==> design.v <==
module uart_rx #(
    parameter CLOCKS_PER_PULSE = 4 ,  
              BITS_PER_WORD = 8,  
              W_OUT = 24  
) (
    input clk,rst_n,rx,
    output reg m_valid,
    output reg [W_OUT-1:0] m_data 
);
    localparam  IDLE    = 2'b00, 
                START   = 2'b01, 
                DATA    = 2'b10, 
                STOP    = 2'b11;
  	reg [1:0] state; 
    localparam NUM_WORDS = W_OUT / BITS_PER_WORD;
    reg[$clog2(CLOCKS_PER_PULSE)-1:0] c_clocks;
    reg[$clog2(BITS_PER_WORD)-1:0] c_bits;
    reg[$clog2(NUM_WORDS)-1:0] c_words;
    always @(posedge clk or negedge rst_n) begin
        if (!rst_n) begin
            {c_words,c_bits,c_clocks,m_valid,m_data} <= 1'b0;
            state <= IDLE;
        end else begin
            m_valid <= 0;
            case(state)
                IDLE: if(rx == 0)
                    state <= START;
                START: if(c_clocks == CLOCKS_PER_PULSE/2 - 1) begin
                        c_clocks <= 0;
                        state <= DATA;
                    end else begin
                        c_clocks <= c_clocks + 1;
                    end
              DATA:   if(c_clocks == CLOCKS_PER_PULSE-1)begin
                            c_clocks <= 0;
                            m_data <= {rx, m_data[W_OUT-1:1]};  
                            if(c_bits == BITS_PER_WORD-1) begin
                                c_bits <= 0;
                                state <= STOP;  
                                if(c_words == NUM_WORDS - 1) begin
                                    m_valid <= 1;  
                                    c_words <= 0;  
                                end else c_words <= c_words + 1;  
                            end else c_bits <= c_bits + 1;  
                        end else c_clocks <= c_clocks + 1;  
                STOP: if(c_clocks == CLOCKS_PER_PULSE - 1) begin
                        c_clocks <= 0;
                        state <= IDLE;  
                    end else c_clocks <= c_clocks + 1;
            endcase
        end
    end        
endmodule
module pwm_9ch #(
    parameter RESOLUTION = 16
)(
    input  wire                 clk,
    input  wire                 rst_n,
    input  wire [RESOLUTION-1:0] duty0,
    input  wire [RESOLUTION-1:0] duty1,
    input  wire [RESOLUTION-1:0] duty2,
    input  wire [RESOLUTION-1:0] duty3,
    input  wire [RESOLUTION-1:0] duty4,
    input  wire [RESOLUTION-1:0] duty5,
    input  wire [RESOLUTION-1:0] duty6,
    input  wire [RESOLUTION-1:0] duty7,
    input  wire [RESOLUTION-1:0] duty8,
    output reg  [8:0]           pwm_out
);
    reg [RESOLUTION-1:0] counter;
    always @(posedge clk or negedge rst_n) begin
        if (!rst_n)
            counter <= {RESOLUTION{1'b0}};
        else
            counter <= counter + 1;
    end
    always @(posedge clk or negedge rst_n) begin
        if (!rst_n) begin
            pwm_out <= 9'b0;
        end else begin
            pwm_out[0] <= (counter < duty0);
            pwm_out[1] <= (counter < duty1);
            pwm_out[2] <= (counter < duty2);
            pwm_out[3] <= (counter < duty3);
            pwm_out[4] <= (counter < duty4);
            pwm_out[5] <= (counter < duty5);
            pwm_out[6] <= (counter < duty6);
            pwm_out[7] <= (counter < duty7);
            pwm_out[8] <= (counter < duty8);
        end
    end
endmodule
module sev_seg_decorder(
    input [3:0] digit,
    output reg [6:0] seg
);
    always @(*)begin
        case(digit)
           4'd0: seg  = 7'b1000000;  
            4'd1: seg  = 7'b1111001;  
            4'd2: seg  = 7'b0100100;  
            4'd3: seg  = 7'b0110000;  
            4'd4: seg  = 7'b0011001;  
            4'd5: seg  = 7'b0010010;  
            4'd6: seg  = 7'b0000010;  
            4'd7: seg  = 7'b1111000;  
            4'd8: seg  = 7'b0000000;  
            4'd9: seg  = 7'b0010000;  
            4'd10: seg = 7'b0001000;  
            4'd11: seg = 7'b0000011;  
            4'd12: seg = 7'b1000110;  
            4'd13: seg = 7'b0100001;  
            4'd14: seg = 7'b0000110;  
            4'd15: seg = 7'b0001110;  
            default: seg = 7'b0111111;  
        endcase 
        end
endmodule
module uart_pwm_data_store #(
    parameter WIDTH = 16,
    parameter CHANNELS = 9
)(
    input  wire              clk,
    input  wire              rst_n,
    input  wire              rx_valid,
    input  wire [WIDTH-1:0]  rx_data,
    output reg  [3:0]        pkt_count,
    output reg [WIDTH-1:0] duty0,
    output reg [WIDTH-1:0] duty1,
    output reg [WIDTH-1:0] duty2,
    output reg [WIDTH-1:0] duty3,
    output reg [WIDTH-1:0] duty4,
    output reg [WIDTH-1:0] duty5,
    output reg [WIDTH-1:0] duty6,
    output reg [WIDTH-1:0] duty7,
    output reg [WIDTH-1:0] duty8
);
    reg [WIDTH-1:0] duty_reg [0:CHANNELS-1];
    integer k;
    always @(posedge clk or negedge rst_n) begin
        if (!rst_n) begin
            pkt_count <= 4'd0;
            for (k = 0; k < CHANNELS; k = k + 1)
                duty_reg[k] <= {WIDTH{1'b0}};
            duty0 <= 0; duty1 <= 0; duty2 <= 0;
            duty3 <= 0; duty4 <= 0; duty5 <= 0;
            duty6 <= 0; duty7 <= 0; duty8 <= 0;
        end else if (rx_valid) begin
            duty_reg[pkt_count] <= rx_data;
            duty0 <= duty_reg[0];
            duty1 <= duty_reg[1];
            duty2 <= duty_reg[2];
            duty3 <= duty_reg[3];
            duty4 <= duty_reg[4];
            duty5 <= duty_reg[5];
            duty6 <= duty_reg[6];
            duty7 <= duty_reg[7];
            duty8 <= duty_reg[8];
            if (pkt_count == CHANNELS-1)
                pkt_count <= 4'd0;
            else
                pkt_count <= pkt_count + 1;
        end
    end
endmodule
module uart_pwm_top (
    input  wire        clk,         
    input  wire        rst_n,       
    input  wire        uart_rx,     
    output wire [8:0]  pwm_out,     
    output wire [6:0] seg0,
    output wire [6:0] seg1,
    output wire [6:0] seg2,
    output wire [6:0] seg3,
    output wire [3:0] pkt_count
);
    wire        rx_valid;
    wire [15:0] rx_data;
    uart_rx #(.CLOCKS_PER_PULSE(434),  
              .BITS_PER_WORD(8), 
              .W_OUT(16) 
    ) uart_rx_inst (
        .clk(clk),
        .rst_n(rst_n),
        .rx(uart_rx),
        .m_data(rx_data),
        .m_valid(rx_valid)
    );
    wire [15:0] duty0, duty1, duty2, duty3, duty4, duty5, duty6, duty7, duty8;
    uart_pwm_data_store #(
        .WIDTH(16),
        .CHANNELS(9)
    ) data_store_inst (
        .clk(clk),
        .rst_n(rst_n),
        .rx_valid(rx_valid),
        .rx_data(rx_data),
        .pkt_count(pkt_count),
        .duty0(duty0), .duty1(duty1), .duty2(duty2),
        .duty3(duty3), .duty4(duty4), .duty5(duty5),
        .duty6(duty6), .duty7(duty7), .duty8(duty8)
    );
    pwm_9ch #(
        .RESOLUTION(16)
    ) pwm_inst (
        .clk(clk),
        .rst_n(rst_n),
        .duty0(duty0),
        .duty1(duty1),
        .duty2(duty2),
        .duty3(duty3),
        .duty4(duty4),
        .duty5(duty5),
        .duty6(duty6),
        .duty7(duty7),
        .duty8(duty8),
        .pwm_out(pwm_out)
    );
    wire [3:0] digit0 = rx_data[3:0];     
    wire [3:0] digit1 = rx_data[7:4];
    wire [3:0] digit2 = rx_data[11:8];
    wire [3:0] digit3 = rx_data[15:12];   
    sev_seg_decorder seg_inst0 (.digit(digit0), .seg(seg0));
    sev_seg_decorder seg_inst1 (.digit(digit1), .seg(seg1));
    sev_seg_decorder seg_inst2 (.digit(digit2), .seg(seg2));
    sev_seg_decorder seg_inst3 (.digit(digit3), .seg(seg3));
endmodule
==> config.mk <==
export PLATFORM = sky130hd
export DESIGN_NAME = uart_pwm_top
export DESIGN_NICKNAME = uart_pwm_top
export VERILOG_FILES = /design/flow/design.v
export SDC_FILE = /design/flow/constraint.sdc
export NUM_CORES = 4
export LEC_CHECK = 0
export ABC_AREA = 1
export CAP_MARGIN = 5
export CELL_PAD_IN_SITES_DETAIL_PLACEMENT = 1
export CORE_MARGIN = 3
export CORE_UTILIZATION = 40
export GPL_TIMING_DRIVEN = 0
export SLEW_MARGIN = 20
==> run.sh <==
#!/bin/bash
# the make line also repeats each setting of config.mk as NAME=value (left out here)
make -C /OpenROAD-flow-scripts/flow DESIGN_CONFIG=/design/flow/config.mk WORK_HOME=/design/flow/orfs CLKGATE_MAP_FILE= finish
==> constraint.sdc <==
create_clock -name core_clock -period 20.0 [get_ports {clk}]
set_input_delay 4.0000 -clock core_clock [delete_from_list [all_inputs] [get_ports {clk}]]
set_output_delay 4.0000 -clock core_clock [all_outputs]
set_load 0.01 [all_outputs]
==> notes.md, run 1 <==
fresh numbers from the pnr run: hold path endpoint data_store_inst.duty7[2], Initial Util 0.408, Leading power group the clock network, type of the most critical hold path flop to flop, leading cell types by count after synthesis sky130_fd_sc_hd__nand2_1, sky130_fd_sc_hd__dfrtp_1, sky130_fd_sc_hd__o21ai_0, via-per-instance ratio approximately 5.2, Sw Share 0.207, post-synthesis xor/xnor area fraction 0.00812, maximum clock frequency between 100 and 150 MHz, TritonCTS clock tree done, worst relative slew slack 0.217, cell area after technology mapping 0.0173 sq mm, total congestion overflow after global routing 0, post-synthesis cell count from yosys between 1,500 and 2,000, met2 GRT Util 0.398, number of global-route vias before repair about 15,000, Power Clock 0.000752 W, switching pwr slightly above 0.0003 W, wire length of the first global-routing pass around 80,000 microns, critical-path cell list inv_1 > clkbuf_1 > ha_1 > inv_1 > o21ai_0 > o21ai_0 > nand2_1 > clkdlybuf4s50_1, fraction of synthesized area in multiplexers 0, leakage power figure roughly 9.6 nW, hold buffer count at cts 0, VDD IR max roughly 0.000046 V, final worst-path cycle share 0.364, peak fanout along the critical path 12, area inside the core boundary 0.0423 sq mm, yosys warning tally 5, worst flop-to-flop path endpoint pwm_inst.pwm_out[4], number of antenna violations at the first check in global routing 1, Yosys Chip Area roughly 0.017 sq mm, number of buffers created by CTS around 40, total chip power around 0.0015 W, Async S/R FF share, synth 1.00, largest net degree at the start of global routing 100, horizontal extent of the die approximately 210 microns, number of design rule violations left after detail routing 0, OpenROAD warning count a little over 50, cells after synthesis ~2,000, portion of total power attributed to the clock network 0.509, depth of the critical timing path with buffers and inverters included 8, depth of the most critical reg-to-reg path 6, R2R Path Start pwm_inst.counter[9], wire length per cell 19.4 microns, Root Buffer Master sky130_fd_sc_hd__clkbuf_16, adder share 0.123, simple-gate area share of the yosys netlist 0.161, count of buffers inserted at the top-level ports roughly 43, number of top-level pins 44, power of the combinational group around 0.000016 W, GRT met3 Usage 0.0363, cell taking the most area after synthesis sky130_fd_sc_hd__dfrtp_1, Critical path destination seg3[0], worst min-delay path startpoint data_store_inst.duty_reg[7][2], First-pass DRT Iterations 5, P&R area growth vs syn 15.1%, final worst clock skew roughly 23 ps, final cell area excluding filler cells between 0.015 and 0.02 sq mm, main combinational cell family by area after synthesis simple AND/OR/NAND/NOR gates, Registers, synthesis roughly 350, count of buffering cells on the critical path with inverters included 4, endpoint type of the worst setup path primary output, CP max stage delay ~870 ps, final critical delay including setup and external delays just over 7000 ps, cell depth of the worst hold path 2, Arr. time, crit path approximately 3300 ps, kind of cell adding the most delay to the critical path buffers and inverters, sequential share of power 0.480, row cnt 75, Tightest Pin Transition 1180 ps, Detail Placement HPWL between 30,000 and 40,000 microns, number of H-tree levels 2, CP startpoint uart_rx_inst.m_data[13], Post-Route WL slightly above 50,000 microns, Primary FF master, synth sky130_fd_sc_hd__dfrtp_1, final cell count without fillers roughly 2,700, hold violation count in the final report 0, Fin Hold WS roughly 480 ps, Reg2Reg Setup Slack 17,730 ps, CP Class flop to primary output, area fraction in compound gates 0.125, gr usage total 0.233, Placed Area approximately 0.019 sq mm, clock sink total 351, final antenna-violating net count 0, count of cells resized by post-cts repair 0, register share after synthesis 0.509, critical path startpoint category flop, die height 214 microns, average instance area after synthesis approximately 8.7 sq um, chip area approximately 0.046 sq mm, required time at the worst-slack endpoint 16,000 ps, count of max-cap constraint violations 0, net count of the mapped netlist between 2,000 and 2,500, power density of the placed cells ~74 mW/mm^2, net count reported at finish ~2,200, Placed Cells about 2,600, clk buf depth 3, part of the total power dissipated in combinational logic 0.011, number of buffers inserted by post-CTS setup repair 0, routability congestion estimate roughly 0.84, clock slew seen by the registers of the worst setup and hold paths 60 ps, pins over their slew limit 0, RSZ-0062 raised after global routing false, violation tally from detailed-route iteration zero approximately 780, count of vias placed by the detailed router 14,000, Largest type area fraction 0.508, final core area utilization 0.469, Power Internal between 0.001 and 0.0015 W, count of flip-flops with a built-in enable after synthesis 0, main area contributors sky130_fd_sc_hd__dfrtp_1, sky130_fd_sc_hd__nand2_1, sky130_fd_sc_hd__ha_1, count of final setup violators 0, slowest CP cell sky130_fd_sc_hd__clkbuf_1, outcome no timing/DRC/antenna violations, layer carrying the most global-route usage met2, power in sequential cells around 0.0007 W, met1 routing resource usage after global routing 0.306, Synth cell types 27, clk latency of the worst-skew pair 540 ps, most instantiated library cell after synthesis sky130_fd_sc_hd__nand2_1
area by class of cell:
cell class                      instances  area (sq um)
Fill cell                            4967         22500
Antenna cell                            2          5.00
Timing Repair Buffer                   46           518
Multi-Input combinational cell       1315          7190
Clock inverter                         11           133
Sequential cell                       351          8780
Buffer                                 87           420
Inverter                              231           867
Clock buffer                           59          1220
Tap cell                              577           722
metal layers:
metal / up-vias / part of all wire
li1: 6543 / -
met1: 7106 / 0.45
met2: 238 / 0.47
met3: 101 / 0.040
met4: 0 / 0.033
met5: - / 0
through the flow:
step | TNS [ps] | setup slack (ps)
2_1_floorplan | 0 | 14570
3_3_place_gp | -201390 | -615
3_5_place_dp | 0 | 13170
4_1_cts | 0 | 12580
5_1_grt | 0 | 12580
6_report | 0 | 12720
==> run 2, diff against run 1 <==
ABC_AREA = default   (was 1)
CAP_MARGIN = 20   (was 5)
CELL_PAD_IN_SITES_DETAIL_PLACEMENT = default   (was 1)
CORE_MARGIN = 2   (was 3)
CTS_CLUSTER_DIAMETER = 173   (was default)
CTS_CLUSTER_SIZE = 29   (was default)
GPL_ROUTABILITY_DRIVEN = 0   (was default)
GPL_TIMING_DRIVEN = default   (was 0)
MAX_ROUTING_LAYER = met4   (was default)
TNS_END_PERCENT = 10   (was default)
==> notes.md, run 2 <==
fresh numbers from the pnr run: outcome no timing/DRC/antenna violations, RSZ-0062 raised after global routing false, row cnt 76, Power Internal between 0.0008 and 0.0009 W, final worst-path cycle share 0.340, worst min-delay path startpoint data_store_inst.duty_reg[8][12], TritonCTS clock tree done, yosys warning tally 5, net count reported at finish between 1,500 and 2,000, clock slew seen by the registers of the worst setup and hold paths about 100 ps, count of cells resized by post-cts repair 0, peak fanout along the critical path 14, post-synthesis cell count from yosys roughly 1,600, CP Class flop to primary output, Sw Share 0.216, Critical path destination seg3[3], part of the total power dissipated in combinational logic 0.013, Largest type area fraction 0.502, First-pass DRT Iterations 4, maximum clock frequency approximately 150 MHz, gr usage total 0.186, worst relative slew slack 0.278, Power Clock between 0.0003 and 0.0004 W, main combinational cell family by area after synthesis adder cells, slowest CP cell sky130_fd_sc_hd__dfrtp_1, total chip power 0.00111 W, largest net degree at the start of global routing approximately 150, Fin Hold WS roughly 470 ps, power of the combinational group approximately 0.000015 W, leakage power figure roughly 9.0 nW, fraction of synthesized area in multiplexers 0.108, number of buffers created by CTS 16, required time at the worst-slack endpoint between 15,000 and 20,000 ps, number of global-route vias before repair ~12,000, number of design rule violations left after detail routing 0, Primary FF master, synth sky130_fd_sc_hd__dfrtp_1, wire length per cell between 15 and 20 microns, Synth cell types between 50 and 60, power in sequential cells approximately 0.00071 W, number of buffers inserted by post-CTS setup repair 0, Post-Route WL 39,500 microns, Async S/R FF share, synth 1.00, count of max-cap constraint violations 0, total congestion overflow after global routing 0, area fraction in compound gates 0.106, antenna diode count 0, hold violation count in the final report 0, wire length of the first global-routing pass approximately 64,000 microns, critical path startpoint category flop, OpenROAD warning count roughly 55, Leading power group sequential cells, via-per-instance ratio between 5 and 6, count of vias placed by the detailed router 11,300, final worst clock skew ~30 ps, number of top-level pins between 40 and 50, Detail Placement HPWL around 26,000 microns, worst flop-to-flop path endpoint pwm_inst.pwm_out[0], horizontal extent of the die approximately 210 microns, CP startpoint uart_rx_inst.m_data[12], Yosys Chip Area roughly 0.017 sq mm, CP max stage delay 680 ps, hold path endpoint data_store_inst.duty8[12], final-layout setup total negative slack 0 ps, sequential share of power 0.639, switching pwr roughly 0.00024 W, post-synthesis xor/xnor area fraction 0.0110, count of final setup violators 0, Initial Util 0.405, critical-path cell list inv_1 > ha_1 > inv_1 > mux4_2 > clkdlybuf4s50_1, Registers, synthesis 351, Reg2Reg Setup Slack between 15,000 and 20,000 ps, register share after synthesis 0.503, P&R area growth vs syn 7.85%, net count of the mapped netlist about 1,800, depth of the most critical reg-to-reg path 4, clock sink total about 350, final antenna-violating net count 0, clk buf depth 3, violation tally from detailed-route iteration zero approximately 580, number of H-tree levels 1, Arr. time, crit path roughly 2800 ps, chip area around 0.045 sq mm, most repeated library cell on the critical path sky130_fd_sc_hd__inv_1, final critical delay including setup and external delays between 6000 and 7000 ps, power density of the placed cells about 60 mW/mm^2, VDD IR max 0.0000437 V, count of flip-flops with a built-in enable after synthesis 0, portion of total power attributed to the clock network 0.348, cell area after technology mapping about 0.017 sq mm, cell depth of the worst hold path 2, Root Buffer Master sky130_fd_sc_hd__clkbuf_16, most instantiated library cell after synthesis sky130_fd_sc_hd__dfrtp_1, number of fill cells 4,041, depth of the critical timing path with buffers and inverters included 5, leading cell types by count after synthesis sky130_fd_sc_hd__dfrtp_1, sky130_fd_sc_hd__nand2_1, sky130_fd_sc_hd__o21ai_0, count of buffers inserted at the top-level ports about 43, type of the most critical hold path flop to flop, simple-gate area share of the yosys netlist 0.0907, cell taking the most area after synthesis sky130_fd_sc_hd__dfrtp_1, number of antenna violations at the first check in global routing 0, average instance area after synthesis ~11 sq um, Tightest Pin Transition 1080 ps, R2R Path Start pwm_inst.counter[1], hold buffer count at cts 0, area inside the core boundary 0.0431 sq mm, die height about 210 microns, endpoint type of the worst setup path primary output, count of buffering cells on the critical path with inverters included 3, adder share 0.121, pins over their slew limit 0, kind of cell adding the most delay to the critical path buffers and inverters, clk latency of the worst-skew pair ~520 ps, main area contributors sky130_fd_sc_hd__dfrtp_1, sky130_fd_sc_hd__ha_1, sky130_fd_sc_hd__mux2_2, cells after synthesis roughly 1,600
## run 2: cell type report
class	count	area, sq um	area share
Clock buffer	22	444	0.0236
Clock inverter	1	30.0	0.00159
Inverter	181	679	0.0361
Multi-Input combinational cell	1009	7630	0.405
Sequential cell	351	8790	0.467
Tap cell	585	732	0.0389
Timing Repair Buffer	52	527	0.0280
## run 2: through the flow
step                      instance area [sq um]  setup WS, ps  instances   util
after floorplan                           17500         14700       1615      -
after global placement                    18300         13840       2177  0.426
after detailed placement                  18400         13780       2178  0.426
after CTS                                 18800         13200       2201  0.437
after global routing                      18800         13030       2201  0.437
final                                     18800         13190       2201  0.437
## run 2: layer usage
metal  vias up  GRT usage  share of wire
met5         -          -              0
li1       5469          -              -
met4         0     0.0514          0.024
met1      5619      0.266           0.50
met2       161      0.281           0.44
met3        45     0.0193          0.031
==> run 3, diff against run 2 <==
CORE_UTILIZATION = 38   (was 40)
CTS_CLUSTER_DIAMETER = default   (was 173)
CTS_CLUSTER_SIZE = default   (was 29)
GPL_ROUTABILITY_DRIVEN = default   (was 0)
MAX_ROUTING_LAYER = default   (was met4)
TNS_END_PERCENT = default   (was 10)
clock period = 22.4 ns   (was 20.0 ns; I/O delays follow)
==> notes.md, run 3 <==
fresh numbers from the pnr run: count of flip-flops with a built-in enable after synthesis 0, largest net degree at the start of global routing between 150 and 200, count of cells resized by post-cts repair 0, required time at the worst-slack endpoint 17,920 ps, Root Buffer Master sky130_fd_sc_hd__clkbuf_16, adder share 0.121, power in sequential cells approximately 0.00063 W, gr usage total 0.174, count of buffering cells on the critical path with inverters included 3, count of final setup violators 0, Yosys Chip Area about 0.017 sq mm, fraction of synthesized area in multiplexers 0.108, number of buffers inserted by post-CTS setup repair 0, CP startpoint uart_rx_inst.m_data[12], violation tally from detailed-route iteration zero between 600 and 700, VDD IR max 0.0000541 V, leading cell types by count after synthesis sky130_fd_sc_hd__dfrtp_1, sky130_fd_sc_hd__nand2_1, sky130_fd_sc_hd__o21ai_0, number of global-route vias before repair around 12,000, depth of the critical timing path with buffers and inverters included 5, post-synthesis cell count from yosys 1,615, horizontal extent of the die around 220 microns, clock slew seen by the registers of the worst setup and hold paths about 60 ps, worst min-delay path startpoint data_store_inst.duty_reg[4][14], critical path startpoint category flop, R2R Path Start uart_rx_inst.m_valid, outcome no timing/DRC/antenna violations, switching pwr about 0.00027 W, count of max-cap constraint violations 0, wire length per cell roughly 18 microns, power of the combinational group 0.0000130 W, hold path endpoint data_store_inst.duty4[14], simple-gate area share of the yosys netlist 0.0907, die height about 220 microns, sequential share of power 0.487, Sw Share 0.210, wire length of the first global-routing pass approximately 65,000 microns, type of the most critical hold path flop to flop, Power Internal roughly 0.001 W, endpoint type of the worst setup path primary output, final worst clock skew roughly 22 ps, depth of the most critical reg-to-reg path 3, First-pass DRT Iterations 5, chip area roughly 0.048 sq mm, peak fanout along the critical path 14, hold violation count in the final report 0, area inside the core boundary roughly 0.045 sq mm, OpenROAD warning count 57, yosys warning tally 5, Reg2Reg Setup Slack about 20,000 ps, Fin Hold WS 474 ps, maximum clock frequency 137 MHz, hold buffer count at cts 0, Detail Placement HPWL between 20,000 and 30,000 microns, kind of cell adding the most delay to the critical path buffers and inverters, area fraction in compound gates 0.106, worst flop-to-flop path endpoint data_store_inst.duty3[0], number of design rule violations left after detail routing 0, Synth cell types about 53, TritonCTS clock tree done, number of H-tree levels 2, part of the total power dissipated in combinational logic 0.010, cell area after technology mapping between 0.015 and 0.02 sq mm, slowest CP cell sky130_fd_sc_hd__dfrtp_1, Leading power group the clock network, P&R area growth vs syn 12.8%, main area contributors sky130_fd_sc_hd__dfrtp_1, sky130_fd_sc_hd__ha_1, sky130_fd_sc_hd__mux2_2, final antenna-violating net count 0, Power Clock roughly 0.00066 W, clock sink total between 300 and 400, power density of the placed cells 66.1 mW/mm^2, Critical path destination seg3[3], register share after synthesis 0.503, number of antenna violations at the first check in global routing 0, cells after synthesis approximately 1,600, Registers, synthesis roughly 350, Async S/R FF share, synth 1.00, Post-Route WL between 30,000 and 40,000 microns, most repeated library cell on the critical path sky130_fd_sc_hd__inv_1, total congestion overflow after global routing 0, Initial Util 0.385, portion of total power attributed to the clock network 0.503, main combinational cell family by area after synthesis adder cells, Tightest Pin Transition about 1100 ps, worst relative slew slack 0.269, critical-path cell list inv_1 > ha_1 > inv_1 > mux4_2 > clkdlybuf4s50_1, number of buffers created by CTS 39, cell taking the most area after synthesis sky130_fd_sc_hd__dfrtp_1, clk buf depth 3, row cnt 78, number of top-level pins between 40 and 50, CP max stage delay roughly 660 ps, average instance area after synthesis around 11 sq um, net count of the mapped netlist between 1,500 and 2,000, final worst-path cycle share 0.326, CP Class flop to primary output, Arr. time, crit path 2830 ps, post-synthesis xor/xnor area fraction 0.0110, RSZ-0062 raised after global routing false, pins over their slew limit 0, routability congestion estimate between 0.7 and 0.8, count of buffers inserted at the top-level ports 43, Primary FF master, synth sky130_fd_sc_hd__dfrtp_1, net count reported at finish about 1,800, Largest type area fraction 0.502, leakage power figure 9.40 nW, most instantiated library cell after synthesis sky130_fd_sc_hd__dfrtp_1, final critical delay including setup and external delays approximately 7300 ps, count of vias placed by the detailed router around 11,000, clk latency of the worst-skew pair 540 ps, final-layout setup total negative slack 0 ps, via-per-instance ratio around 5.1, cell depth of the worst hold path 2
## run 3: area by class of cell
type	instances	area, sq um
sequential	351	8790
timing repair buffer	53	523
inverter	181	679
clock buffer	51	1100
multi-input combinational	1009	7630
clock inverter	16	211
fill	4263	25700
tap	600	751
antenna	1	2.50
## run 3: per-stage QoR
stage           util  instance area [sq um]  power, W  instances  setup slack [ps]
2_1_floorplan      -                  17500  0.000646       1615             16620
3_3_place_gp   0.405                  18400  0.000660       2194             15360
3_5_place_dp   0.405                  18400  0.000660       2194             15320
4_1_cts        0.434                  19700   0.00132       2261             15070
5_1_grt        0.434                  19700   0.00135       2261             14980
6_report       0.434                  19700   0.00130       2262             15090
## run 3: routing by layer
metal,vias to the layer above,share of wire,global-route usage
met5,-,0,0
met4,0,0.024,0.0490
met3,53,0.031,0.0235
met2,162,0.45,0.274
met1,5707,0.49,0.252
li1,5552,-,-
==> run 4, diff against run 3 <==
ABC_AREA = 0   (was default)
CAP_MARGIN = 5   (was 20)
CELL_PAD_IN_SITES_GLOBAL_PLACEMENT = 0   (was default)
CORE_ASPECT_RATIO = 0.7   (was default)
CORE_UTILIZATION = 16   (was 38)
GPL_TIMING_DRIVEN = 0   (was default)
HOLD_SLACK_MARGIN = 0.08   (was default)
MAX_ROUTING_LAYER = met4   (was default)
PLACE_DENSITY = 0.78   (was default)
TNS_END_PERCENT = 60   (was default)
clock period = 6.82 ns   (was 22.4 ns; I/O delays follow)
==> notes.md, run 4 <==
fresh numbers from the pnr run: outcome no timing/DRC/antenna violations, simple-gate area share of the yosys netlist 0.0907, number of fill cells ~12,000, total congestion overflow after global routing 0, count of max-cap constraint violations 0, R2R Path Start pwm_inst.counter[13], most repeated library cell on the critical path sky130_fd_sc_hd__clkbuf_1, cells after synthesis around 1,600, die height 280 microns, leakage power figure about 9.5 nW, main area contributors sky130_fd_sc_hd__dfrtp_1, sky130_fd_sc_hd__ha_1, sky130_fd_sc_hd__mux2_2, type of the most critical hold path flop to flop, clock sink total 351, power density of the placed cells 198 mW/mm^2, leading cell types by count after synthesis sky130_fd_sc_hd__dfrtp_1, sky130_fd_sc_hd__nand2_1, sky130_fd_sc_hd__o21ai_0, Met2 Wirelength around 20,000 microns, average instance area after synthesis between 10 and 15 sq um, Largest type area fraction 0.502, main combinational cell family by area after synthesis adder cells, post-synthesis cell count from yosys 1,615, Root Buffer Master sky130_fd_sc_hd__clkbuf_16, number of antenna violations at the first check in global routing 1, final worst-path cycle share 0.621, via-per-instance ratio about 3.9, depth of the critical timing path with buffers and inverters included 5, chip area approximately 0.11 sq mm, Tightest Pin Transition 1150 ps, worst relative slew slack 0.232, final critical delay including setup and external delays 4240 ps, hold path endpoint uart_rx_inst.c_words, final-layout setup total negative slack 0 ps, Synth cell types approximately 53, critical path startpoint category flop, sequential share of power 0.501, worst flop-to-flop path endpoint pwm_inst.pwm_out[0], number of buffers inserted by post-CTS setup repair 0, row cnt ~100, pins over their slew limit 0, clock slew seen by the registers of the worst setup and hold paths 60 ps, Initial Util 0.161, area inside the core boundary 0.108 sq mm, Critical path destination seg0[1], wire length per cell roughly 15 microns, Reg2Reg Setup Slack 4270 ps, final cell area excluding filler cells between 0.02 and 0.025 sq mm, count of buffering cells on the critical path with inverters included 3, hold buffer count at cts 0, cell taking the most area after synthesis sky130_fd_sc_hd__dfrtp_1, RSZ-0062 raised after global routing false, switching pwr around 0.00085 W, endpoint type of the worst setup path primary output, hold violation count in the final report 0, routability congestion estimate approximately 0.81, count of vias placed by the detailed router between 10,000 and 15,000, Power Internal about 0.0033 W, critical-path cell list clkbuf_1 > clkbuf_1 > nand3_1 > o21ai_0 > clkdlybuf4s50_1, Leading power group sequential cells, peak fanout along the critical path 10, Power Clock 0.00202 W, CP max stage delay a little over 700 ps, power in sequential cells just over 0.002 W, slowest CP cell sky130_fd_sc_hd__clkbuf_1, Detail Placement HPWL around 32,000 microns, count of buffers inserted at the top-level ports 43, Routed met1 length between 20,000 and 25,000 microns, CP startpoint uart_rx_inst.m_data[3], total met3 wirelength after detailed routing 3570 microns, net count reported at finish ~1,900, number of top-level pins 44, number of H-tree levels 2, OpenROAD warning count 54, number of buffers created by CTS 34, kind of cell adding the most delay to the critical path buffers and inverters, number of design rule violations left after detail routing 0, post-route worst setup slack approximately 2600 ps, VDD IR max around 0.00013 V, pre-CTS setup slack ~3100 ps, TritonCTS clock tree done, count of cells resized by post-cts repair 0, largest net degree at the start of global routing around 100, P&R area growth vs syn 20.3%, count of final setup violators 0, required time at the worst-slack endpoint between 5000 and 6000 ps, Registers, synthesis ~350, depth of the most critical reg-to-reg path 5, power of the combinational group about 0.000049 W, cell depth of the worst hold path 1, clk latency of the worst-skew pair about 540 ps, final worst clock skew roughly 13 ps, violation tally from detailed-route iteration zero slightly below 1,000, worst min-delay path startpoint uart_rx_inst.c_words, cell area after technology mapping roughly 0.017 sq mm, wire length of the first global-routing pass 71,500 microns, most instantiated library cell after synthesis sky130_fd_sc_hd__dfrtp_1, gr usage total 0.0848, Yosys Chip Area between 0.015 and 0.02 sq mm, yosys warning tally 5, Async S/R FF share, synth 1.00, maximum clock frequency between 200 and 250 MHz, Arr. time, crit path 2870 ps, Fin Hold WS roughly 470 ps, horizontal extent of the die between 300 and 400 microns, highest routing layer actually used met4, number of global-route vias before repair approximately 12,000, clk buf depth 3, Post-Route WL between 40,000 and 50,000 microns, count of flip-flops with a built-in enable after synthesis 0, fraction of synthesized area in multiplexers 0.108, register share after synthesis 0.503, final antenna-violating net count 0, First-pass DRT Iterations 5, Primary FF master, synth sky130_fd_sc_hd__dfrtp_1, area fraction in compound gates 0.106, net count of the mapped netlist 1,787, CP Class flop to primary output, portion of total power attributed to the clock network 0.487, post-synthesis xor/xnor area fraction 0.0110, Sw Share 0.204, Placed Area roughly 0.020 sq mm, part of the total power dissipated in combinational logic 0.012, adder share 0.121
run 4: metal layers:
layer  GRT usage  up-vias
met1       0.111     6213
met5           -        -
met3      0.0223       85
met2       0.127      391
li1            -     5673
met4      0.0252        0
run 4: final cells by class:
cell class,count,area [sq um],share of cell area
flip-flops and latches,351,8780,0.418
well taps,1442,1800,0.0859
repair buffers,47,546,0.0260
clock buffers,53,1060,0.0503
inverters,181,679,0.0323
clock inverters,7,135,0.00643
multi-input cells,1009,7630,0.363
diodes,2,5.00,0.000238
plain buffers,74,367,0.0175
run 4: per-stage QoR:
stage	std cells	power, W	utilization
after global placement	3100	0.00217	0.182
after CTS	3164	0.00418	0.194
final	3166	0.00416	0.194
after detailed placement	3104	0.00217	0.183
after floorplan	1615	0.00212	-
after global routing	3164	0.00428	0.194
==> run 5, diff against run 4 <==
ABC_AREA = default   (was 0)
CAP_MARGIN = 20   (was 5)
CELL_PAD_IN_SITES_GLOBAL_PLACEMENT = default   (was 0)
CORE_ASPECT_RATIO = default   (was 0.7)
CORE_UTILIZATION = 66   (was 16)
GPL_TIMING_DRIVEN = default   (was 0)
HOLD_SLACK_MARGIN = default   (was 0.08)
MAX_ROUTING_LAYER = default   (was met4)
PLACE_DENSITY = default   (was 0.78)
TNS_END_PERCENT = default   (was 60)
clock period = 16.6 ns   (was 6.82 ns; I/O delays follow)
==> notes.md, run 5 <==
fresh numbers from the pnr run: outcome no timing/DRC/antenna violations, Arr. time, crit path 2870 ps, Root Buffer Master sky130_fd_sc_hd__clkbuf_16, CP startpoint uart_rx_inst.m_data[8], hold violation count in the final report 0, gr usage total 0.282, via-per-instance ratio around 6, average instance area after synthesis between 10 and 15 sq um, leakage power figure ~9.4 nW, pins over their slew limit 0, count of buffering cells on the critical path with inverters included 3, clock slew seen by the registers of the worst setup and hold paths 60 ps, count of cells resized by post-cts repair 0, wire length per cell around 19 microns, area fraction in compound gates 0.106, area inside the core boundary about 0.026 sq mm, depth of the most critical reg-to-reg path 3, number of buffers inserted by post-CTS setup repair 0, highest routing layer actually used met5, chip area 0.0278 sq mm, critical-path cell list inv_1 > ha_1 > inv_1 > mux4_2 > clkdlybuf4s50_1, register share after synthesis 0.503, violation tally from detailed-route iteration zero a little under 700, main area contributors sky130_fd_sc_hd__dfrtp_1, sky130_fd_sc_hd__ha_1, sky130_fd_sc_hd__mux2_2, count of max-cap constraint violations 0, die height 167 microns, sequential share of power 0.503, critical path startpoint category flop, Leading power group sequential cells, final critical delay including setup and external delays just over 6000 ps, worst flop-to-flop path endpoint data_store_inst.duty7[0], horizontal extent of the die between 150 and 200 microns, multi-input combinational cell area 0.00763 sq mm, Met2 Wirelength around 18,000 microns, Post-Route WL 37,700 microns, First-pass DRT Iterations 7, Critical path destination seg2[3], wire length of the first global-routing pass just over 60,000 microns, OpenROAD warning count 62, most instantiated library cell after synthesis sky130_fd_sc_hd__dfrtp_1, count of final setup violators 0, Async S/R FF share, synth 1.00, most repeated library cell on the critical path sky130_fd_sc_hd__inv_1, pre-CTS setup slack approximately 11,000 ps, worst relative slew slack 0.271, final antenna-violating net count 0, Fin Hold WS approximately 470 ps, Detail Placement HPWL ~25,000 microns, post-route worst setup slack around 10,000 ps, TritonCTS clock tree done, post-synthesis xor/xnor area fraction 0.0110, number of fill cells 1,861, part of the total power dissipated in combinational logic 0.010, number of design rule violations left after detail routing 0, total congestion overflow after global routing 0, net count reported at finish approximately 1,800, area of all sequential standard cells approximately 0.0088 sq mm, kind of cell adding the most delay to the critical path buffers and inverters, power of the combinational group around 0.000017 W, Initial Util 0.672, switching pwr roughly 0.00035 W, number of global-route vias before repair 11,800, Largest type area fraction 0.502, slowest CP cell sky130_fd_sc_hd__dfrtp_1, routability congestion estimate approximately 0.81, number of buffers created by CTS 37, yosys warning tally 5, total chip power around 0.0017 W, count of flip-flops with a built-in enable after synthesis 0, adder share 0.121, row cnt 59, maximum clock frequency 162 MHz, clock sink total about 350, main combinational cell family by area after synthesis adder cells, R2R Path Start uart_rx_inst.m_valid, portion of total power attributed to the clock network 0.487, fraction of synthesized area in multiplexers 0.108, endpoint type of the worst setup path primary output, worst min-delay path startpoint uart_rx_inst.c_words, CP max stage delay around 700 ps, Tightest Pin Transition approximately 1100 ps, number of top-level pins ~44, Power Clock 0.000829 W, Power Internal around 0.0014 W, clk buf depth 3, cell taking the most area after synthesis sky130_fd_sc_hd__dfrtp_1, cells after synthesis approximately 1,600, cell area after technology mapping roughly 0.017 sq mm, type of the most critical hold path flop to flop, leading cell types by count after synthesis sky130_fd_sc_hd__dfrtp_1, sky130_fd_sc_hd__nand2_1, sky130_fd_sc_hd__o21ai_0, final worst clock skew about 11 ps, Reg2Reg Setup Slack 13,750 ps, total met3 wirelength after detailed routing roughly 1900 microns, Registers, synthesis 351, CP Class flop to primary output, Primary FF master, synth sky130_fd_sc_hd__dfrtp_1, hold path endpoint uart_rx_inst.c_words, Routed met1 length approximately 17,000 microns, Synth cell types 53, depth of the critical timing path with buffers and inverters included 5, P&R area growth vs syn 10.5%, Yosys Chip Area roughly 0.017 sq mm, number of antenna violations at the first check in global routing 1, hold buffer count at cts 0, final-layout setup total negative slack 0 ps, RSZ-0062 raised after global routing false, power density of the placed cells just under 90 mW/mm^2, largest net degree at the start of global routing 167, post-synthesis cell count from yosys 1,615, peak fanout along the critical path 14, simple-gate area share of the yosys netlist 0.0907, Sw Share 0.205, required time at the worst-slack endpoint about 13,000 ps, VDD IR max 0.0000988 V, cell depth of the worst hold path 1, power in sequential cells 0.000856 W, clk latency of the worst-skew pair approximately 510 ps, net count of the mapped netlist between 1,500 and 2,000, final core area utilization 0.742, count of buffers inserted at the top-level ports about 43, count of vias placed by the detailed router roughly 12,000, final worst-path cycle share 0.373, number of H-tree levels 2
[run 5: layer usage]
metal  global-route usage  vias to the layer above
li1                     -                     5552
met1                0.397                     5815
met2                0.451                      250
met3               0.0504                       69
met4               0.0877                        2
met5                    0                        -
[run 5: layout make-up]
cell class              count  area share
multi-input cells        1009       0.395
repair buffers             55      0.0283
clock buffers              50      0.0552
clock inverters            14     0.00843
well taps                 335      0.0217
inverters                 181      0.0352
diodes                      1    0.000130
flip-flops and latches    351       0.456
[run 5: metrics by stage]
stage,instances,instance area (sq um)
CTS,1994,19300
global placement,1930,18000
floorplan,1615,17500
global route,1995,19300
detailed placement,1930,18000
finish,1996,19300
==> run 6, diff against run 5 <==
ABC_AREA = 0   (was default)
CAP_MARGIN = 5   (was 20)
CELL_PAD_IN_SITES_GLOBAL_PLACEMENT = 0   (was default)
CORE_ASPECT_RATIO = 1.55   (was default)
CORE_UTILIZATION = 16   (was 66)
GPL_TIMING_DRIVEN = 0   (was default)
MAX_ROUTING_LAYER = met5   (was default)
PLACE_DENSITY = 0.78   (was default)
TNS_END_PERCENT = 60   (was default)
clock period = 6.82 ns   (was 16.6 ns; I/O delays follow)
==> notes.md, run 6 <==
fresh numbers from the pnr run: outcome no timing/DRC/antenna violations, depth of the most critical reg-to-reg path 5, main area contributors sky130_fd_sc_hd__dfrtp_1, sky130_fd_sc_hd__ha_1, sky130_fd_sc_hd__mux2_2, antenna diode count 0, simple-gate area share of the yosys netlist 0.0907, Registers, synthesis approximately 350, chip area around 0.11 sq mm, power in sequential cells ~0.0021 W, power of the combinational group 0.0000484 W, Synth cell types between 50 and 60, via-per-instance ratio 3.90, clk latency of the worst-skew pair approximately 560 ps, worst relative slew slack 0.273, Fin Hold WS 480 ps, Power Internal between 0.003 and 0.004 W, number of antenna violations at the first check in global routing 2, RSZ-0062 raised after global routing false, horizontal extent of the die between 200 and 300 microns, gr usage total 0.0805, register share after synthesis 0.503, count of vias placed by the detailed router ~12,000, worst flop-to-flop path endpoint pwm_inst.pwm_out[0], CP max stage delay around 770 ps, wire length of the first global-routing pass about 70,000 microns, count of buffers inserted at the top-level ports about 43, power density of the placed cells about 190 mW/mm^2, number of top-level pins roughly 44, Tightest Pin Transition 1090 ps, OpenROAD warning count roughly 51, endpoint type of the worst setup path primary output, Detail Placement HPWL 32,900 microns, hold buffer count at cts 0, cell area after technology mapping 0.0175 sq mm, Leading power group sequential cells, average instance area after synthesis 10.8 sq um, Reg2Reg Setup Slack approximately 4300 ps, clk buf depth 3, area inside the core boundary around 0.11 sq mm, peak fanout along the critical path 10, count of final setup violators 0, total congestion overflow after global routing 0, depth of the critical timing path with buffers and inverters included 5, count of max-cap constraint violations 0, post-synthesis cell count from yosys approximately 1,600, final antenna-violating net count 0, clock sink total ~350, required time at the worst-slack endpoint 5460 ps, number of buffers created by CTS 28, final worst-path cycle share 0.645, Arr. time, crit path a little over 3000 ps, part of the total power dissipated in combinational logic 0.012, hold path endpoint data_store_inst.duty0[4], Power Clock around 0.0018 W, switching pwr 0.000799 W, number of H-tree levels 1, die height slightly above 400 microns, hold violation count in the final report 0, leading cell types by count after synthesis sky130_fd_sc_hd__dfrtp_1, sky130_fd_sc_hd__nand2_1, sky130_fd_sc_hd__o21ai_0, final critical delay including setup and external delays ~4400 ps, clock slew seen by the registers of the worst setup and hold paths 70 ps, main combinational cell family by area after synthesis adder cells, wire length per cell between 10 and 15 microns, yosys warning tally 5, number of design rule violations left after detail routing 0, number of buffers inserted by post-CTS setup repair 0, First-pass DRT Iterations 5, Yosys Chip Area roughly 0.017 sq mm, Async S/R FF share, synth 1.00, area fraction in compound gates 0.106, post-synthesis xor/xnor area fraction 0.0110, number of fill cells between 10,000 and 15,000, CP startpoint uart_rx_inst.m_data[15], TritonCTS clock tree done, count of cells resized by post-cts repair 0, slowest CP cell sky130_fd_sc_hd__clkbuf_1, final core area utilization 0.192, kind of cell adding the most delay to the critical path buffers and inverters, fraction of synthesized area in multiplexers 0.108, post-route worst setup slack roughly 2400 ps, Post-Route WL roughly 46,000 microns, pins over their slew limit 0, worst min-delay path startpoint data_store_inst.duty_reg[0][4], Initial Util 0.162, count of flip-flops with a built-in enable after synthesis 0, type of the most critical hold path flop to flop, largest net degree at the start of global routing about 90, Sw Share 0.205, maximum clock frequency approximately 230 MHz, count of buffering cells on the critical path with inverters included 3, Critical path destination seg3[1], most repeated library cell on the critical path sky130_fd_sc_hd__clkbuf_1, most instantiated library cell after synthesis sky130_fd_sc_hd__dfrtp_1, CP Class flop to primary output, routability congestion estimate roughly 0.85, Root Buffer Master sky130_fd_sc_hd__clkbuf_16, sequential share of power 0.533, cell depth of the worst hold path 2, adder share 0.121, net count of the mapped netlist roughly 1,800, net count reported at finish 1,864, VDD IR max approximately 0.00016 V, Primary FF master, synth sky130_fd_sc_hd__dfrtp_1, cells after synthesis between 1,500 and 2,000, portion of total power attributed to the clock network 0.454, violation tally from detailed-route iteration zero 625, P&R area growth vs syn 19.2%, critical path startpoint category flop, number of global-route vias before repair ~13,000, Largest type area fraction 0.502, leakage power figure around 9.4 nW, critical-path cell list clkbuf_1 > clkbuf_1 > mux2i_1 > o21ai_0 > clkdlybuf4s50_1, cell taking the most area after synthesis sky130_fd_sc_hd__dfrtp_1, R2R Path Start pwm_inst.counter[11], final worst clock skew 13.2 ps, pre-CTS setup slack between 3000 and 4000 ps, row cnt about 150
==> run 6: layer usage <==
metal / track usage / part of all wire
met4: 0.0564 / 0.074
met1: 0.0828 / 0.37
met2: 0.151 / 0.52
met5: 0 / 0
met3: 0.00925 / 0.039
==> run 6: cell type report <==
cell class	count	area, sq um	area share
flip-flops and latches	351	8780	0.422
multi-input cells	1009	7630	0.367
well taps	1444	1810	0.0868
clock buffers	42	855	0.0411
inverters	181	679	0.0327
repair buffers	47	546	0.0262
plain buffers	74	367	0.0176
clock inverters	8	140	0.00674
==> run 6: through the flow <==
step           power (W)  instance area, sq um  cells  setup TNS, ps
4_1_cts          0.00392                 20800   3156              0
3_5_place_dp     0.00217                 19800   3106              0
5_1_grt          0.00400                 20800   3156              0
3_3_place_gp     0.00217                 19700   3102       -3664890
2_1_floorplan    0.00212                 17500   1615              0
6_report         0.00390                 20800   3156              0
==> run 7, diff against run 6 <==
CAP_MARGIN = 20   (was 5)
CORE_UTILIZATION = 70   (was 16)
CTS_CLUSTER_SIZE = 55   (was default)
GPL_TIMING_DRIVEN = default   (was 0)
MAX_ROUTING_LAYER = met4   (was met5)
PLACE_DENSITY = default   (was 0.78)
PLACE_DENSITY_LB_ADDON = 0.0   (was default)
SETUP_SLACK_MARGIN = 1.05   (was default)
clock period = 3.79 ns   (was 6.82 ns; I/O delays follow)
==> notes.md, run 7 <==
fresh numbers from the pnr run: clk buf depth 3, Initial Util 0.705, final critical delay including setup and external delays roughly 2800 ps, area inside the core boundary around 0.025 sq mm, net count of the mapped netlist between 1,500 and 2,000, cell area after technology mapping approximately 0.017 sq mm, required time at the worst-slack endpoint between 3000 and 4000 ps, adder share 0.121, main combinational cell family by area after synthesis adder cells, fraction of synthesized area in multiplexers 0.108, Sw Share 0.205, Fin Hold WS ~160 ps, most instantiated library cell after synthesis sky130_fd_sc_hd__dfrtp_1, outcome no timing/DRC/antenna violations, number of top-level pins approximately 44, clock slew seen by the registers of the worst setup and hold paths about 60 ps, type of the most critical hold path primary input to async pin, number of H-tree levels 2, average instance area after synthesis roughly 11 sq um, worst relative slew slack 0.284, post-synthesis cell count from yosys 1,615, horizontal extent of the die approximately 130 microns, CP max stage delay 420 ps, Tightest Pin Transition ~1100 ps, depth of the most critical reg-to-reg path 4, Power Clock about 0.0033 W, VDD IR max about 0.00036 V, final worst clock skew 18.9 ps, power in sequential cells ~0.0038 W, final-layout setup total negative slack 0 ps, chip area roughly 0.026 sq mm, number of design rule violations left after detail routing 0, switching pwr ~0.0015 W, final core area utilization 0.781, Reg2Reg Setup Slack around 1400 ps, sequential share of power 0.523, pins over their slew limit 0, total congestion overflow after global routing 0, TritonCTS clock tree done, die height between 200 and 250 microns, Synth cell types 53, clock sink total between 300 and 400, peak fanout along the critical path 13, wire length of the first global-routing pass 61,300 microns, Largest type area fraction 0.502, leading cell types by count after synthesis sky130_fd_sc_hd__dfrtp_1, sky130_fd_sc_hd__nand2_1, sky130_fd_sc_hd__o21ai_0, Root Buffer Master sky130_fd_sc_hd__clkbuf_16, clk latency of the worst-skew pair roughly 520 ps, Critical path destination seg2[6], kind of cell adding the most delay to the critical path buffers and inverters, critical-path cell list buf_6 > ha_1 > nor2b_1 > a21oi_1 > o22ai_1 > dlygate4sd2_1, final cell area excluding filler cells approximately 0.019 sq mm, cells after synthesis roughly 1,600, Detail Placement HPWL around 25,000 microns, hold buffer count at cts 0, CP startpoint uart_rx_inst.m_data[8], number of antenna violations at the first check in global routing 0, leakage power figure between 9 and 10 nW, number of fill cells around 1,600, violation tally from detailed-route iteration zero 729, post-synthesis xor/xnor area fraction 0.0110, First-pass DRT Iterations 5, CP Class flop to primary output, net count reported at finish 1,811, count of vias placed by the detailed router about 12,000, Post-Route WL between 30,000 and 40,000 microns, area fraction in compound gates 0.106, depth of the critical timing path with buffers and inverters included 6, hold violation count in the final report 0, slowest CP cell sky130_fd_sc_hd__dfrtp_2, count of flip-flops with a built-in enable after synthesis 0, simple-gate area share of the yosys netlist 0.0907, OpenROAD warning count around 57, count of buffers inserted at the top-level ports approximately 43, Placed Area about 0.018 sq mm, number of buffers created by CTS 34, largest net degree at the start of global routing 166, count of final setup violators 0, Yosys Chip Area between 0.015 and 0.02 sq mm, via-per-instance ratio about 5.9, worst flop-to-flop path endpoint data_store_inst.duty_reg[0][5], main area contributors sky130_fd_sc_hd__dfrtp_1, sky130_fd_sc_hd__ha_1, sky130_fd_sc_hd__mux2_2, final worst-path cycle share 0.728, endpoint type of the worst setup path primary output, row cnt about 72, power of the combinational group 0.0000814 W, P&R area growth vs syn 10.8%, final antenna-violating net count 0, register share after synthesis 0.503, count of buffering cells on the critical path with inverters included 2, Registers, synthesis 351, Power Internal approximately 0.0057 W, Async S/R FF share, synth 1.00, routability congestion estimate around 0.84, gr usage total 0.308, power density of the placed cells ~370 mW/mm^2, critical path startpoint category flop, yosys warning tally 5, Leading power group sequential cells, portion of total power attributed to the clock network 0.466, part of the total power dissipated in combinational logic 0.011, antenna diode count 0, number of global-route vias before repair 11,900, cell taking the most area after synthesis sky130_fd_sc_hd__dfrtp_1, count of max-cap constraint violations 0, Primary FF master, synth sky130_fd_sc_hd__dfrtp_1, maximum clock frequency roughly 360 MHz, Arr. time, crit path roughly 2000 ps, R2R Path Start data_store_inst.pkt_count[0], RSZ-0062 raised after global routing true, wire length per cell around 19 microns
run 7: through the flow:
| step | setup WS [ps] | total power [W] | instances |
|---|---|---|---|
| 2_1_floorplan | 1740 | 0.00382 | 1615 |
| 3_3_place_gp | 829 | 0.00390 | 1927 |
| 3_5_place_dp | 784 | 0.00390 | 1927 |
| 4_1_cts | 814 | 0.00722 | 1992 |
| 5_1_grt | 960 | 0.00738 | 1992 |
| 6_report | 1030 | 0.00716 | 1992 |
run 7: timing repair:
| item | in CTS | in global routing |
|---|---|---|
| gates resized | 75 | 23 |
| endpoints found under the hold margin | 0 | 0 |
| setup endpoints to repair | 28 | 21 |
| buffers inserted | 9 | 0 |
run 7: cell type report:
type	instances	area (sq um)	area share
clock buffers	45	973	0.0503
clock inverters	11	115	0.00595
inverters	181	684	0.0354
multi-input cells	1009	7710	0.399
flip-flops and latches	351	8810	0.456
well taps	333	417	0.0215
repair buffers	62	632	0.0327
run 7: layer usage:
metal | GRT usage | share of wire | up-vias
met4 | 0.119 | 0.040 | 0
met1 | 0.404 | 0.43 | 5897
met3 | 0.0354 | 0.035 | 73
met2 | 0.495 | 0.50 | 224
li1 | - | - | 5548
met5 | - | 0 | -
==> run 8, diff against run 7 <==
ABC_AREA = 1   (was 0)
CAP_MARGIN = 0   (was 20)
CELL_PAD_IN_SITES_GLOBAL_PLACEMENT = 3   (was 0)
CORE_ASPECT_RATIO = 1.0   (was 1.55)
CORE_MARGIN = 10   (was 2)
CORE_UTILIZATION = 21   (was 70)
CTS_CLUSTER_SIZE = default   (was 55)
GPL_TIMING_DRIVEN = 0   (was default)
HOLD_SLACK_MARGIN = 0.11   (was default)
MAX_ROUTING_LAYER = default   (was met4)
PLACE_DENSITY = 0.51   (was default)
PLACE_DENSITY_LB_ADDON = default   (was 0.0)
SETUP_SLACK_MARGIN = default   (was 1.05)
SLEW_MARGIN = 0   (was 20)
TNS_END_PERCENT = default   (was 60)
clock period = 5.3 ns   (was 3.79 ns; I/O delays follow)
==> notes.md, run 8 <==
fresh numbers from the pnr run: register share after synthesis 0.509, sequential share of power 0.436, P&R area growth vs syn 20.8%, net count of the mapped netlist between 2,000 and 2,500, type of the most critical hold path primary input to async pin, area fraction in compound gates 0.125, wire length per cell 19.9 microns, clock sink total 351, critical path startpoint category flop, adder share 0.123, main area contributors sky130_fd_sc_hd__dfrtp_1, sky130_fd_sc_hd__nand2_1, sky130_fd_sc_hd__ha_1, cell area after technology mapping 0.0173 sq mm, Detail Placement HPWL between 40,000 and 50,000 microns, peak fanout along the critical path 12, number of antenna violations at the first check in global routing 9, Initial Util 0.211, count of buffers inserted at the top-level ports around 43, pins over their slew limit 0, Critical path destination seg0[3], power in sequential cells 0.00268 W, chip area between 0.09 and 0.1 sq mm, final critical delay including setup and external delays 4470 ps, leakage power figure just under 10 nW, depth of the critical timing path with buffers and inverters included 7, total congestion overflow after global routing 0, average instance area after synthesis between 8 and 9 sq um, number of H-tree levels 2, hold buffer count at cts 0, via-per-instance ratio ~4.2, post-synthesis xor/xnor area fraction 0.00812, Root Buffer Master sky130_fd_sc_hd__clkbuf_16, endpoint type of the worst setup path primary output, OpenROAD warning count between 50 and 60, First-pass DRT Iterations 4, violation tally from detailed-route iteration zero around 670, depth of the most critical reg-to-reg path 6, Leading power group the clock network, most instantiated library cell after synthesis sky130_fd_sc_hd__nand2_1, Yosys Chip Area 0.0173 sq mm, gr usage total 0.137, final worst clock skew 18.3 ps, clock slew seen by the registers of the worst setup and hold paths roughly 60 ps, Primary FF master, synth sky130_fd_sc_hd__dfrtp_1, largest net degree at the start of global routing 101, TritonCTS clock tree done, required time at the worst-slack endpoint around 4200 ps, outcome no timing/DRC/antenna violations, portion of total power attributed to the clock network 0.553, count of final setup violators 0, yosys warning tally 5, part of the total power dissipated in combinational logic 0.011, horizontal extent of the die between 300 and 400 microns, Largest type area fraction 0.508, final core area utilization 0.255, R2R Path Start pwm_inst.counter[5], Synth cell types 27, number of buffers inserted by post-CTS setup repair 0, maximum clock frequency approximately 220 MHz, Reg2Reg Setup Slack around 2700 ps, routability congestion estimate a little over 0.7, VDD IR max between 0.00015 and 0.0002 V, slowest CP cell sky130_fd_sc_hd__clkbuf_1, Power Internal 0.00480 W, Fin Hold WS between 300 and 400 ps, main combinational cell family by area after synthesis simple AND/OR/NAND/NOR gates, worst flop-to-flop path endpoint pwm_inst.pwm_out[4], final antenna-violating net count 0, number of global-route vias before repair about 14,000, count of flip-flops with a built-in enable after synthesis 0, total chip power about 0.0062 W, CP Class flop to primary output, count of vias placed by the detailed router 13,300, count of cells resized by post-cts repair 0, row cnt 105, Sw Share 0.219, CP startpoint uart_rx_inst.m_data[1], Tightest Pin Transition ~1400 ps, Arr. time, crit path about 3400 ps, die height 307 microns, power density of the placed cells 295 mW/mm^2, count of buffering cells on the critical path with inverters included 3, number of buffers created by CTS roughly 48, number of top-level pins roughly 44, final-layout setup total negative slack 0 ps, count of max-cap constraint violations 0, simple-gate area share of the yosys netlist 0.161, critical-path cell list inv_1 > clkbuf_1 > ha_1 > a21oi_1 > o21ai_0 > nand2_1 > clkdlybuf4s50_1, post-synthesis cell count from yosys between 1,500 and 2,000, final cell area excluding filler cells 0.0208 sq mm, clk buf depth 3, Power Clock between 0.003 and 0.004 W, clk latency of the worst-skew pair 580 ps, power of the combinational group between 0.00006 and 0.00007 W, Post-Route WL 63,500 microns, fraction of synthesized area in multiplexers 0, Placed Area 0.0192 sq mm, cell taking the most area after synthesis sky130_fd_sc_hd__dfrtp_1, leading cell types by count after synthesis sky130_fd_sc_hd__nand2_1, sky130_fd_sc_hd__dfrtp_1, sky130_fd_sc_hd__o21ai_0, number of design rule violations left after detail routing 0, switching pwr between 0.001 and 0.0015 W, wire length of the first global-routing pass about 95,000 microns, final worst-path cycle share 0.843, kind of cell adding the most delay to the critical path buffers and inverters, hold violation count in the final report 0, cells after synthesis 1,984, net count reported at finish 2,255, CP max stage delay ~910 ps, area inside the core boundary roughly 0.082 sq mm, worst relative slew slack 0.0661, Registers, synthesis ~350, RSZ-0062 raised after global routing false, Async S/R FF share, synth 1.00
run 8: cell type report:
type / instances / area, sq um
Tap cell: 1070 / 1340
Buffer: 87 / 425
Clock inverter: 12 / 185
Multi-Input combinational cell: 1315 / 7190
Fill cell: 8938 / 60900
Timing Repair Buffer: 49 / 576
Sequential cell: 351 / 8790
Clock buffer: 74 / 1450
Inverter: 231 / 867
Antenna cell: 7 / 17.5
run 8: per-stage QoR:
stage	setup slack (ps)	cells
after global placement	-14670	3097
final	831	3196
after global routing	619	3189
after detailed placement	1290	3102
after floorplan	2810	1984
after CTS	633	3188
run 8: per-layer routing:
layer  GRT usage  wire, microns  vias up
li1            -              -     6597
met1       0.192          31900     6509
met2       0.222          28500      163
met3      0.0206           2070       67
met4      0.0285           1120        0
met5           0              0        -
==> run 9, diff against run 8 <==
ABC_AREA = default   (was 1)
CAP_MARGIN = 20   (was 0)
CELL_PAD_IN_SITES_GLOBAL_PLACEMENT = default   (was 3)
CORE_ASPECT_RATIO = default   (was 1.0)
CORE_MARGIN = 2   (was 10)
CORE_UTILIZATION = 72   (was 21)
CTS_CLUSTER_DIAMETER = 29   (was default)
CTS_CLUSTER_SIZE = 14   (was default)
GPL_TIMING_DRIVEN = default   (was 0)
HOLD_SLACK_MARGIN = -0.09   (was 0.11)
PLACE_DENSITY = default   (was 0.51)
PLACE_DENSITY_LB_ADDON = 0.24   (was default)
SETUP_SLACK_MARGIN = 3.23   (was default)
SLEW_MARGIN = 20   (was 0)
clock period = 11.2 ns   (was 5.3 ns; I/O delays follow)
==> notes.md, run 9 <==
fresh numbers from the pnr run: outcome no timing/DRC/antenna violations, Detail Placement HPWL between 20,000 and 30,000 microns, post-synthesis cell count from yosys 1,615, area fraction in compound gates 0.106, hold path endpoint uart_rx_inst.c_words, Async S/R FF share, synth 1.00, Initial Util 0.739, VDD IR max around 0.00014 V, leakage power figure between 9 and 10 nW, power of the combinational group 0.0000258 W, net count of the mapped netlist between 1,500 and 2,000, hold violation count in the final report 0, horizontal extent of the die between 150 and 200 microns, clk latency of the worst-skew pair between 500 and 600 ps, row cnt 56, Root Buffer Master sky130_fd_sc_hd__clkbuf_16, R2R Path Start uart_rx_inst.m_valid, multi-input combinational cell area roughly 0.0076 sq mm, pre-CTS setup slack between 6000 and 7000 ps, power density of the placed cells around 170 mW/mm^2, average instance area after synthesis 10.8 sq um, simple-gate area share of the yosys netlist 0.0907, final worst-path cycle share 0.455, main combinational cell family by area after synthesis adder cells, number of buffers created by CTS 73, most instantiated library cell after synthesis sky130_fd_sc_hd__dfrtp_1, Sw Share 0.207, post-synthesis xor/xnor area fraction 0.0110, kind of cell adding the most delay to the critical path buffers and inverters, wire length per cell 23.7 microns, number of H-tree levels 3, routability congestion estimate 0.849, final-layout setup total negative slack 0 ps, type of the most critical hold path flop to flop, peak fanout along the critical path 14, number of antenna violations at the first check in global routing 1, number of global-route vias before repair ~14,000, Power Clock 0.00223 W, final critical delay including setup and external delays 5100 ps, cells after synthesis roughly 1,600, OpenROAD warning count 57, number of fill cells roughly 1,000, Yosys Chip Area between 0.015 and 0.02 sq mm, number of buffers inserted by post-CTS setup repair 0, adder share 0.121, hold buffer count at cts 0, critical path startpoint category flop, worst relative slew slack 0.179, sequential share of power 0.361, depth of the critical timing path with buffers and inverters included 5, count of buffers inserted at the top-level ports ~43, most repeated library cell on the critical path sky130_fd_sc_hd__inv_1, area of all sequential standard cells between 0.008 and 0.009 sq mm, Synth cell types 53, leading cell types by count after synthesis sky130_fd_sc_hd__dfrtp_1, sky130_fd_sc_hd__nand2_1, sky130_fd_sc_hd__o21ai_0, switching pwr around 0.00073 W, Critical path destination seg3[3], count of max-cap constraint violations 0, highest routing layer actually used met4, area inside the core boundary roughly 0.024 sq mm, CP Class flop to primary output, Registers, synthesis roughly 350, count of final setup violators 0, register share after synthesis 0.503, yosys warning tally 5, required time at the worst-slack endpoint ~9000 ps, Routed met1 length ~18,000 microns, endpoint type of the worst setup path primary output, slowest CP cell sky130_fd_sc_hd__dfrtp_1, CP startpoint uart_rx_inst.m_data[12], Met2 Wirelength between 20,000 and 25,000 microns, Power Internal 0.00280 W, Largest type area fraction 0.502, cell area after technology mapping about 0.017 sq mm, power in sequential cells ~0.0013 W, count of buffering cells on the critical path with inverters included 3, TritonCTS clock tree done, First-pass DRT Iterations 6, worst flop-to-flop path endpoint data_store_inst.duty_reg[2][12], cell taking the most area after synthesis sky130_fd_sc_hd__dfrtp_1, count of vias placed by the detailed router 13,200, net count reported at finish between 1,500 and 2,000, Arr. time, crit path around 2900 ps, fraction of synthesized area in multiplexers 0.108, worst min-delay path startpoint uart_rx_inst.c_words, total congestion overflow after global routing 0, final antenna-violating net count 0, clock slew seen by the registers of the worst setup and hold paths approximately 50 ps, Primary FF master, synth sky130_fd_sc_hd__dfrtp_1, count of cells resized by post-cts repair 0, post-route worst setup slack 6100 ps, final worst clock skew approximately 22 ps, clock sink total approximately 350, wire length of the first global-routing pass between 70,000 and 80,000 microns, maximum clock frequency 196 MHz, count of flip-flops with a built-in enable after synthesis 0, part of the total power dissipated in combinational logic 0.007, cell depth of the worst hold path 1, main area contributors sky130_fd_sc_hd__dfrtp_1, sky130_fd_sc_hd__ha_1, sky130_fd_sc_hd__mux2_2, CP max stage delay 670 ps, pins over their slew limit 0, Reg2Reg Setup Slack approximately 8300 ps, P&R area growth vs syn 17.7%, depth of the most critical reg-to-reg path 4, via-per-instance ratio around 6.4, total met3 wirelength after detailed routing 4180 microns, RSZ-0062 raised after global routing false, largest net degree at the start of global routing roughly 170, die height around 160 microns, clk buf depth 3, violation tally from detailed-route iteration zero ~1,400, final cell area excluding filler cells ~0.021 sq mm, Placed Area 0.0180 sq mm, number of design rule violations left after detail routing 0, gr usage total 0.392, critical-path cell list inv_1 > ha_1 > inv_1 > mux4_2 > clkdlybuf4s50_1, Tightest Pin Transition between 1000 and 1500 ps, Post-Route WL 48,400 microns, Leading power group the clock network, number of top-level pins 44, chip area 0.0255 sq mm, portion of total power attributed to the clock network 0.632
run 9: metal layers:
metal	vias to the layer above	track usage
met2	751	0.636
met3	227	0.0855
met4	0	0.226
li1	5642	-
met5	-	0
met1	6530	0.492
run 9: layout make-up:
type                       count  area share
sequential                   351       0.428
multi-input combinational   1009       0.371
clock buffer                  96       0.101
inverter                     181      0.0331
timing repair buffer          51      0.0247
clock inverter                37      0.0232
tap                          319      0.0194
antenna                        1    0.000122
run 9: per-stage QoR:
| step | std cells | hold slack, ps | util | total power (W) |
|---|---|---|---|---|
| after floorplan | 1615 | 438 | - | 0.00129 |
| after global placement | 1911 | 453 | 0.762 | 0.00132 |
| after detailed placement | 1911 | 461 | 0.762 | 0.00132 |
| after CTS | 2044 | 482 | 0.870 | 0.00352 |
| after global routing | 2044 | 506 | 0.870 | 0.00360 |
| final | 2045 | 485 | 0.870 | 0.00353 |
Power figures rest on the tool's default switching activity, not on a simulated workload.
